Setup of v20:
Design sort_top, start of the top module:
module sort_top (
  input             clk,
  input      [31:0] a, b, c, d, e, f,
  output reg [31:0] m, n, o, p, q, r
);
Size in the first run: ~380 flip-flops, about 390 I/O pins, roughly 51000 µm² of cells after synthesis.
Settings: LEC_CHECK=0, CAP_MARGIN=20, CORE_MARGIN=2, CORE_UTILIZATION=57, SETUP_SLACK_MARGIN=5.0, SLEW_MARGIN=20; clock period 38.2 ns.
run.sh (not shown) runs the stock make flow with config.mk's settings and CLKGATE_MAP_FILE=.
FAIL v20 @ 5_1_grt: tool exited with error
Relative to v20, the following input files were edited for v11:
# v20
export LEC_CHECK = 0
export CAP_MARGIN = 20
export CORE_MARGIN = 2
export CORE_UTILIZATION = 57
export SETUP_SLACK_MARGIN = 5.0
export SLEW_MARGIN = 20
create_clock -name core_clock -period 38.2 [get_ports {clk}]
# v11
export LEC_CHECK = 0
export ABC_AREA = 1
export CAP_MARGIN = 20
export CELL_PAD_IN_SITES_DETAIL_PLACEMENT = 2
export CORE_MARGIN = 6
export CORE_UTILIZATION = 40
export SLEW_MARGIN = 20
create_clock -name core_clock -period 44.0 [get_ports {clk}]
- Seen in the log of v11: DPL-0033 during 3_5_place_dp, after which the run never completed.
- The synthesized instance count in v11 is 1.08 times that in v20.
- Taking v20 as 1.0, v11 lands at 1.4 on total die area.
- Height of the die for v11: 56 µm up relative to v20
The inputs of v44 differ from those of v11 as listed below.
# v11
export LEC_CHECK = 0
export ABC_AREA = 1
export CAP_MARGIN = 20
export CELL_PAD_IN_SITES_DETAIL_PLACEMENT = 2
export CORE_MARGIN = 6
export CORE_UTILIZATION = 40
export SLEW_MARGIN = 20
create_clock -name core_clock -period 44.0 [get_ports {clk}]
# v44
export LEC_CHECK = 0
export CAP_MARGIN = 20
export CORE_MARGIN = 2
export CORE_UTILIZATION = 66
export SLEW_MARGIN = 20
create_clock -name core_clock -period 14.7 [get_ports {clk}]
### Flow results
v44: it failed during 3_5_place_dp, and the tool reported DPL-0038.
Taking v11 as the reference, in v44 sequential-to-total area share from yosys stat went down, width of the die went down, synthesized area went up.
Fraction of registers with async set or reset after synthesis: v11 vs v44 identical
When v44 is set beside v11, its chip area turns out to be about 40% smaller.
Chip area estimate from yosys synthesis (v44 / v11): 1.06
v44 reports a lower number of standard cells after synthesis than v11 does.
Sort v11 and v44 by post-synthesis simple-gate area fraction, ascending, and v44 comes first.
Against v11, v44 reports a final weighted congestion of routability-driven global placement that is higher.
Re area fraction in full adders, half adders and majority gates: v44 is 1.2 points down on v11.
Port buffer count of v44 is on par with v11.
What v46 does differently from v44 at the input level:
# v44
export LEC_CHECK = 0
export CAP_MARGIN = 20
export CORE_MARGIN = 2
export CORE_UTILIZATION = 66
export SLEW_MARGIN = 20
create_clock -name core_clock -period 14.7 [get_ports {clk}]
# v46
export LEC_CHECK = 0
export CAP_MARGIN = 20
export CORE_MARGIN = 2
export CORE_UTILIZATION = 57
export SETUP_SLACK_MARGIN = -2.0
export SLEW_MARGIN = 20
create_clock -name core_clock -period 38.3 [get_ports {clk}]
## What came out
- From v46 to v44, cell area after technology mapping did not move at all.
- Summary of v46 over v44: total cell area reported by yosys after synthesis ~0 delta; die size now larger; width of the chip rose by 7.5%.
- No final results exist for v46, since it was stopped by error GRT-0116 during 5_1_grt.
- v44 got as far as 3_5_place_dp, where a tool error ended the run.
- NOTE area of the core v44->v46 increased by more than 10%
- Synthesized cell count came out exactly the same in v44 and v46.
diff inputs: v46 => v31
# v46
export LEC_CHECK = 0
export CAP_MARGIN = 20
export CORE_MARGIN = 2
export CORE_UTILIZATION = 57
export SETUP_SLACK_MARGIN = -2.0
export SLEW_MARGIN = 20
create_clock -name core_clock -period 38.3 [get_ports {clk}]
# v31
export LEC_CHECK = 0
export CAP_MARGIN = 20
export CORE_MARGIN = 2
export CORE_UTILIZATION = 57
export HOLD_SLACK_MARGIN = -0.1
export MAX_ROUTING_LAYER = met4
export SETUP_SLACK_MARGIN = -0.25
export SLEW_MARGIN = 20
export TNS_END_PERCENT = 100
create_clock -name core_clock -period 39.4 [get_ports {clk}]
Results
- v46 never completed; the flow aborted with a tool error in 5_1_grt.
- v31: it failed with a tool error in 5_1_grt, so there are no final results.
- From v31 to v46, post-synthesis cell count from yosys did not move at all.
- From v46 to v31 the numbers moved as follows: instance area after placement went down; number of buffers inserted by post-CTS setup repair went down.
Edits applied to the flow inputs when going from v31 to v3:
# v31
export LEC_CHECK = 0
export CAP_MARGIN = 20
export CORE_MARGIN = 2
export CORE_UTILIZATION = 57
export HOLD_SLACK_MARGIN = -0.1
export MAX_ROUTING_LAYER = met4
export SETUP_SLACK_MARGIN = -0.25
export SLEW_MARGIN = 20
export TNS_END_PERCENT = 100
create_clock -name core_clock -period 39.4 [get_ports {clk}]
# v3
export LEC_CHECK = 0
export CAP_MARGIN = 20
export CORE_MARGIN = 2
export CORE_UTILIZATION = 40
export SLEW_MARGIN = 20
create_clock -name core_clock -period 42.8 [get_ports {clk}]
[summary]
Looking at the reports, v3 completed the entire flow and the layout it produced met the timing, design-rule and antenna checks. Against v31, number of gates resized after CTS in v3 fell by more than half. Re synthesized-area fraction occupied by ao, oa, aoi and oai cells: no difference whatsoever between v3 and v31. Note that the floorplan core area recorded for v3 amounts to 1.4 times the value seen in v31. Per the comparison of v3 with v31, number of placement rows increased about 20%; die area went up by 38000 µm²; post-CTS setup-driven buffer insertion count dropped 51; die extent in y grew by about 20%. v3 vs v31 on post-place setup slack: v3 is the higher one. Last weighted congestion value of the routability-driven placer: higher on v31. Compared with v31, in v3 number of cells after detailed placement climbed 2.9%; total clock buffers created by CTS climbed 1.

* * *

Setup of run A:
sort_top again, from the RTL that the note above started with.
make LEC_CHECK=0 ABC_AREA=1 CAP_MARGIN=20 CORE_MARGIN=2 CORE_UTILIZATION=72 CTS_CLUSTER_DIAMETER=394 CTS_CLUSTER_SIZE=98 PLACE_DENSITY=0.43 SETUP_SLACK_MARGIN=1.11 SLEW_MARGIN=20 TNS_END_PERCENT=15 finish   # period 19.7 ns
Run A is listed as incomplete: the tool reported an error in detailed placement (3_5_place_dp) and the run ended there.
Inputs modified between run A and run B:
- SETUP_SLACK_MARGIN: 1.11 -> 1.14
- Seen in the log of run B: DPL-0038 during detailed placement (3_5_place_dp), after which the run never completed.
- The yosys stat chip area was comparable across run B and run A.
- Reported for run B and run A, post-synthesis share of cell area spent on and, or, nand and nor gates turned out identical to the last digit.
- Synthesized area per cell: run B vs run A, no meaningful difference
- Compared with run A, in run B cell row count roughly the same; global placer's final weighted congestion held; number of storage elements in the synthesis netlist shows no meaningful change.
[inputs] run C vs run B
- changing CTS_CLUSTER_SIZE from 98 to 100
- removing TNS_END_PERCENT (formerly 15)
- changing CORE_UTILIZATION from 72 to 69
- removing SETUP_SLACK_MARGIN (formerly 1.14)
- changing CTS_CLUSTER_DIAMETER from 394 to 231
- changing the clock period (ns, I/O delays scaled along) from 19.7 to 33.0
--- outcome ---
Area reported by Yosys stat: run C vs run B identical. Status(run C) = ERROR, stage = global routing (5_1_grt). From run B to run C the numbers moved as follows: core box area shows an increase of about 4.3%; x dimension of the die shows an increase of 5.6 um. In the metrics for run B and run C, the one carrying the lower final weighted congestion in routability-driven placement is run C. From run B to run C the numbers moved as follows: effective utilization at floorplan lost 3.0 points, cell row count picked up an extra 2, count of flip-flops with a built-in enable after synthesis neither gained nor lost much, total die size picked up an extra 4.3%, vertical die dimension picked up an extra about 2%. As far as synthesized area goes, run C and run B are indistinguishable; the numbers are identical.
## Diff of input files: run D against run C
- PLACE_DENSITY: 0.43 -> unset
- ABC_AREA: 1 -> unset
- CTS_CLUSTER_DIAMETER: 231 -> unset
- CORE_UTILIZATION: 69 -> 58
- CTS_CLUSTER_SIZE: 100 -> unset
- the clock period (ns, I/O delays scaled along): 33.0 -> 18.7
Notes after the runs:
Changes observed in run D relative to run C: instance count of the mapped netlist shrank by 547; synthesized-area fraction occupied by and/or/nand/nor cells lost 8.8 points; core utilization before placement now sits lower; area after synthesis climbed about 6%. Row mean cell area of the mapped netlist: run D higher / run C lower. Diff run C -> run D: die area climbed about 25%, placed cell count climbed 2,629, number of nets at floorplan dropped about 6%, total number of placement rows climbed 13%. The cell total in the yosys stat output in run D sits 7.0% below the value recorded for run C. Multiplexer share of the synthesized area for run D is higher than for run C. Status(run D) = ERROR, stage = clock tree synthesis (4_1_cts).
diff inputs: run D => run E
- changing CORE_UTILIZATION from 58 to 57
- changing the clock period (ns, I/O delays scaled along) from 18.7 to 23.8
### Flow results
- Tool error DPL-0033 stopped run E during clock tree synthesis (4_1_cts); no final results.
- Re number of unique standard cell types used by synthesis: no difference whatsoever between run D and run E.
- ~same number of placed cells counting well taps in run E and run D
- Any difference in synthesis-stage register bit count between run D and run E is small enough to ignore.
- Row count (higher): run E
- Sum of net half-perimeters after detailed placement, run E vs run D: down by a few percent
- Between run E and run D, the core utilization at floorplan is higher for run D.
- The final reports for run E and run D show die outline height higher in the former.
- On run E: total die size is about 1.7% higher than what run D gave.

* * *

The RTL this note starts from:
==> flow/design.v <==
module sort_top (
  input             clk,
  input      [31:0] a, b, c, d, e, f,
  output reg [31:0] m, n, o, p, q, r
);
  reg  [31:0] a_q, b_q, c_q, d_q, e_q, f_q;
  wire [31:0] m_w, n_w, o_w, p_w, q_w, r_w;
  always @(posedge clk) begin
    a_q <= a; b_q <= b; c_q <= c; d_q <= d; e_q <= e; f_q <= f;
    m <= m_w; n <= n_w; o <= o_w; p <= p_w; q <= q_w; r <= r_w;
  end
  sort u_sort (
    .a(a_q), .b(b_q), .c(c_q), .d(d_q), .e(e_q), .f(f_q),
    .m(m_w), .n(n_w), .o(o_w), .p(p_w), .q(q_w), .r(r_w)
  );
endmodule

module sort(
  input [31:0]a,b,c,d,e,f,
  output reg [31:0]m,n,o,p,q,r);
  reg [31:0]mem[5:0];
  reg [31:0]t;
  always@(*)
    begin
      mem[0]=a;
      mem[1]=b;
      mem[2]=c;
      mem[3]=d;
      mem[4]=e;
      mem[5]=f;
      for(int i=0;i<6;i++)
        begin
          for(int j=0;j<5;j++)
            begin
              if(mem[j]<mem[j+1])
                begin
                  t = mem[j];
                  mem[j]=mem[j+1];
                  mem[j+1]=t;
                end
            end
        end
      m=mem[0];
      n=mem[1];
      o=mem[2];
      p=mem[3];
      q=mem[4];
      r=mem[5];
    end
endmodule
clock: 19.7 ns
lec_check: 0
abc_area: 1
cap_margin: 20
core_margin: 2
core_utilization: 72
cts_cluster_diameter: 394
cts_cluster_size: 98
place_density: 0.43
slew_margin: 20
tns_end_percent: 15
The first run never finished: it broke off in detailed placement (3_5_place_dp) (DPL-0038).
Edit:
- ABC_AREA: 1 -> default
- CORE_UTILIZATION: 72 -> 17
- CTS_CLUSTER_DIAMETER: 394 -> default
- CTS_CLUSTER_SIZE: 98 -> default
- PLACE_DENSITY: 0.43 -> default
- TNS_END_PERCENT: 15 -> default
- clock period: 19.7 -> 54.2 ns (I/O delays scaled with it)
Outcome: With this change the flow ran to the end with no violations. Area after synthesis went up by 5.7%. Die area went up to 4.4 times its value. Synthesized cell count went down by 7.0%.
Edit:
- ABC_AREA: default -> 1
- CORE_UTILIZATION: 17 -> 40
- MAX_ROUTING_LAYER: default -> met4
- MIN_ROUTING_LAYER: default -> met2
- PLACE_DENSITY_LB_ADDON: default -> 0.18
- clock period: 54.2 -> 44.0 ns (I/O delays scaled with it)
After rerunning:
- This time the run ended with an error in global routing (5_1_grt)
- area after synthesis came out lower by 5.4%
- synthesized cell count climbs by 7.5%
- die area goes down by 59%
Edit:
- CELL_PAD_IN_SITES_DETAIL_PLACEMENT: default -> 2
- CTS_CLUSTER_DIAMETER: default -> 300
This time the run ended with an error in detailed placement (3_5_place_dp) with DPL-0033; synthesized area does not change; synthesized cell count stays the same; die size stays the same.
